Setup of juniper:
==> flow/design.v <==
`timescale 1ns / 1ps
module signalReceive(clk, rst, SCK, MOSI, byteReceived, dataByte, SSEL);
input clk;
input rst;
input SCK, SSEL, MOSI;
output byteReceived;
output [7:0] dataByte;
reg [2:0] bitcnt;
reg byte_received;   
reg [7:0] byte_data_received;
assign byteReceived = byte_received;
assign dataByte = byte_data_received;
reg [2:0] SCKr;  
reg [2:0] SSELr;  
reg [1:0] MOSIr; 
always @(posedge clk) 
begin
  if (rst)
    SCKr <= 3'b000;
  else
    SCKr <= {SCKr[1:0], SCK};
end
wire SCK_risingedge = (SCKr[2:1]==2'b01);   
wire SCK_fallingedge = (SCKr[2:1]==2'b10);   
always @(posedge clk) 
begin
  if (rst)
    SSELr <= 3'b111;
  else
    SSELr <= {SSELr[1:0], SSEL};
end
wire SSEL_active = ~SSELr[1];   
wire SSEL_startmessage = (SSELr[2:1]==2'b10);   
wire SSEL_endmessage = (SSELr[2:1]==2'b01);   
always @(posedge clk) 
begin
  MOSIr <= {MOSIr[0], MOSI};
end
wire MOSI_data = MOSIr[1];
always @(posedge clk)
begin
  if(rst)
  begin
    bitcnt <= 3'b000;
  end
  else if(~SSEL_active)
  begin
    bitcnt <= 3'b000;
  end
  else
  begin
    if(SCK_risingedge)
    begin
      bitcnt <= bitcnt + 3'b001;
      byte_data_received <= {byte_data_received[6:0], MOSI_data};
    end
  end
end
always @(posedge clk)
begin    
  if (rst)
    byte_received <= 1'b0;
  else
    byte_received <= SSEL_active && SCK_risingedge && (bitcnt==3'b111);
end 
endmodule
module sending(clk, rst, SCK, MISO, SSEL, data, signalReceived, byteSent);
input clk;
input rst;
input SCK;
output MISO;
input SSEL;
input [7:0] data;
input signalReceived;
output byteSent;
reg byte_sent;
assign byteSent = byte_sent;
reg [7:0] byte_data_sent;
reg byte_sent_2clk;
reg [2:0] cnt;
reg [2:0] SCKr;  
always @(posedge clk) 
begin
 if (rst)
   SCKr <= 3'b000;
 else
   SCKr <= {SCKr[1:0], SCK};
end
wire SCK_risingedge = (SCKr[2:1]==2'b01);   
wire SCK_fallingedge = (SCKr[2:1]==2'b10);   
reg [2:0] SSELr;  
always @(posedge clk) 
begin
  if (rst)
    SSELr <= 3'b111;
  else
    SSELr <= {SSELr[1:0], SSEL};
end
wire SSEL_active = ~SSELr[1];   
wire SSEL_startmessage = (SSELr[2:1]==2'b10);   
wire SSEL_endmessage = (SSELr[2:1]==2'b01);   
always @(posedge clk) 
begin
  if(rst)
  begin
    cnt <= 3'b000;
    byte_data_sent <= 8'h00;
  end
  else if(signalReceived)
  begin
    if(~SSEL_active) 
    begin
      cnt<=3'b000;   
    end
    else
    begin
      if(byte_sent_2clk)
      begin
        byte_data_sent <= data;
      end
      if(SCK_risingedge)
      begin
        cnt <= cnt + 3'b001;
        byte_data_sent <= {byte_data_sent[6:0], 1'b0};
      end
    end
  end
end
always @(posedge clk)
begin
  if(rst)
  begin
    byte_sent_2clk <= 1'b0;
    byte_sent <= 1'b0;
  end
  else if(signalReceived)
  begin
    if (byte_sent_2clk)
    begin
      byte_sent_2clk <= 1'b0;
    end
    if (byte_sent)
    begin
      byte_sent_2clk <= 1'b1;
      byte_sent <= SSEL_active && SCK_risingedge && (cnt==3'b111);
    end
    else
    begin
      byte_sent <= SSEL_active && SCK_risingedge && (cnt==3'b111);
    end
  end
end
assign MISO = byte_data_sent[7];   
endmodule
`timescale 1ns / 1ps
module signalProcess(clk, rst, SCK, MOSI, MISO, SSEL);
input clk;
input rst;
input SCK, SSEL, MOSI;
output MISO;
wire [7:0] dataByte;
wire [7:0] sendByte;
reg [7:0] compressedX [63:0];
reg [6:0] inputCounter;
wire byte_received;
reg signalReceived;
wire byteSent;
integer i;
integer j;
assign sendByte = compressedX[j[5:0]];
signalReceive srA(.clk(clk), .rst(rst), .SCK(SCK), .MOSI(MOSI), .byteReceived(byte_received), .dataByte(dataByte), .SSEL(SSEL));
always @(posedge clk)
begin 
  if(rst)
  begin
    i <= 0;
    inputCounter <= 7'b0000000;
  end
  else if(~signalReceived)
  begin
    if(byte_received)
    begin
      i <= i+1;
      inputCounter <= inputCounter + 7'b0000001; 
    end
  end
end
always @(posedge clk)
begin 
  if(~rst && ~signalReceived && byte_received && i >= 0 && i < 64)
    compressedX[i[5:0]] <= dataByte;
end
always @(posedge clk)
begin
  if(rst)
    signalReceived <= 1'b0;
  else
    signalReceived <= (inputCounter == 7'b1000000);
end
sending sB(.clk(clk), .rst(rst), .SCK(SCK), .MISO(MISO), .SSEL(SSEL), .data(sendByte), .signalReceived(signalReceived), .byteSent(byteSent));
always @(posedge clk)
begin
  if(rst)
    j <= -1;
  else if(signalReceived)
  begin
    if(byteSent)
    begin
      j <= j+1;
    end 
  end
end
endmodule
Settings: LEC_CHECK=0, ABC_AREA=0, CAP_MARGIN=35, CELL_PAD_IN_SITES_DETAIL_PLACEMENT=2, CELL_PAD_IN_SITES_GLOBAL_PLACEMENT=3, CORE_MARGIN=4, CORE_UTILIZATION=40, CTS_CLUSTER_SIZE=35, GPL_ROUTABILITY_DRIVEN=0, HOLD_SLACK_MARGIN=0.2, MAX_ROUTING_LAYER=met4, PLACE_DENSITY=0.53, SETUP_SLACK_MARGIN=0.48, SLEW_MARGIN=20; clock period 2.62 ns.
run.sh (not shown) runs the stock make flow with config.mk's settings and CLKGATE_MAP_FILE=.
> inputs changed (juniper -> zinc)
Settings: swapping 2 for 0 in CELL_PAD_IN_SITES_DETAIL_PLACEMENT; swapping 3 for 1 in CELL_PAD_IN_SITES_GLOBAL_PLACEMENT; clearing MAX_ROUTING_LAYER, which used to be met4; swapping 0 for 1 in ABC_AREA; swapping 2.62 for 4.96 in the clock period (ns, I/O delays scaled along).
--- outcome ---
Worst setup slack improves in zinc relative to juniper. Re clock-buffer cell count: juniper was higher than zinc. The final reports for zinc and juniper show layout-stage area growth over the synthesis result lower in the former. In zinc, the placement-stage cell area came out 1.1% below the value in juniper. Looking at largest family of logic cells by area, the multiplexers result is from juniper; the simple AND/OR/NAND/NOR gates one comes from zinc. juniper has a higher clock group total power than zinc. zinc against juniper: final HPWL from detailed placement fell 4.4%; routed wire length fell 280 µm; count of placed standard cells in the final layout, fillers left out rose 29%. In zinc relative to juniper, sequential cell power had gone down by more than a quarter. Cell resize tally after clock tree synthesis (lower): zinc. Comparing the two runs side by side, zinc comes out behind juniper on worst hold slack after final layout.
The inputs of umber differ from those of zinc as listed below.
Settings: CORE_UTILIZATION now 67, was 40; GPL_ROUTABILITY_DRIVEN no longer set, was 0; ABC_AREA no longer set, was 1; SETUP_SLACK_MARGIN no longer set, was 0.48; CTS_CLUSTER_SIZE no longer set, was 35; PLACE_DENSITY no longer set, was 0.53; CORE_MARGIN now 2, was 4; CELL_PAD_IN_SITES_DETAIL_PLACEMENT no longer set, was 0; CAP_MARGIN now 20, was 35; CELL_PAD_IN_SITES_GLOBAL_PLACEMENT no longer set, was 1; HOLD_SLACK_MARGIN no longer set, was 0.2; the clock period (ns, I/O delays scaled along) now 14.3, was 4.96.
Findings:
- umber reports its combinational family with the most area after synthesis as multiplexers while zinc reports simple AND/OR/NAND/NOR gates.
- Of the two values seen for launching instance or port of the critical path, rst was produced by umber and i[17]$_SDFFE_PP0P_ by zinc.
- Going from zinc to umber, hold slack grows by 0.018 ns.
- Diff zinc -> umber: pin slew with the least headroom to its limit shows an increase of 0.058 ns; number of well taps lower; number of cell instances on the worst register-to-register path fell by 1; part of the power in combinational logic held steady.
Changes in delta relative to umber:
Settings: CORE_UTILIZATION changed from 67 to 40; the clock period (ns, I/O delays scaled along) changed from 14.3 to 5.38.
==> comparison <==
- The run with more routed wire is delta, not umber.
- Delta (delta minus umber): global-route usage decreased 11 points, total length of routed met2 wires up 1.3 mm, final worst-path cycle share shows an increase of 25 points, data required time at the worst endpoint dropped 8.89 ns, worst clock skew increased by 0.021 ns relative to the old numbers.
- umber → delta: critical path depth in cells decreased by 1 relative to the old numbers, non-clock buffer count climbed 7, tap cell instance count increased 310, standard cell core area higher.
Input changes introduced in cedar (baseline for comparison: delta):
Settings: CELL_PAD_IN_SITES_GLOBAL_PLACEMENT newly set to 2; CORE_UTILIZATION changed from 40 to 46; MAX_ROUTING_LAYER newly set to met4; CTS_CLUSTER_DIAMETER newly set to 271; the clock period (ns, I/O delays scaled along) changed from 5.38 to 3.86.
==> comparison <==
A capturing element of the worst setup path of compressedX[35][2]$_DFFE_PP_ is what delta shows, while sB.byte_data_sent[2]$_SDFFE_PP0P_ belongs to cedar. Share of power burned in the clock network: cedar > delta. cedar falls short of delta in total power. The horizontal die dimension in cedar sits about 7% below the value recorded for delta.
Power figures rest on the tool's default switching activity, not on a simulated workload.
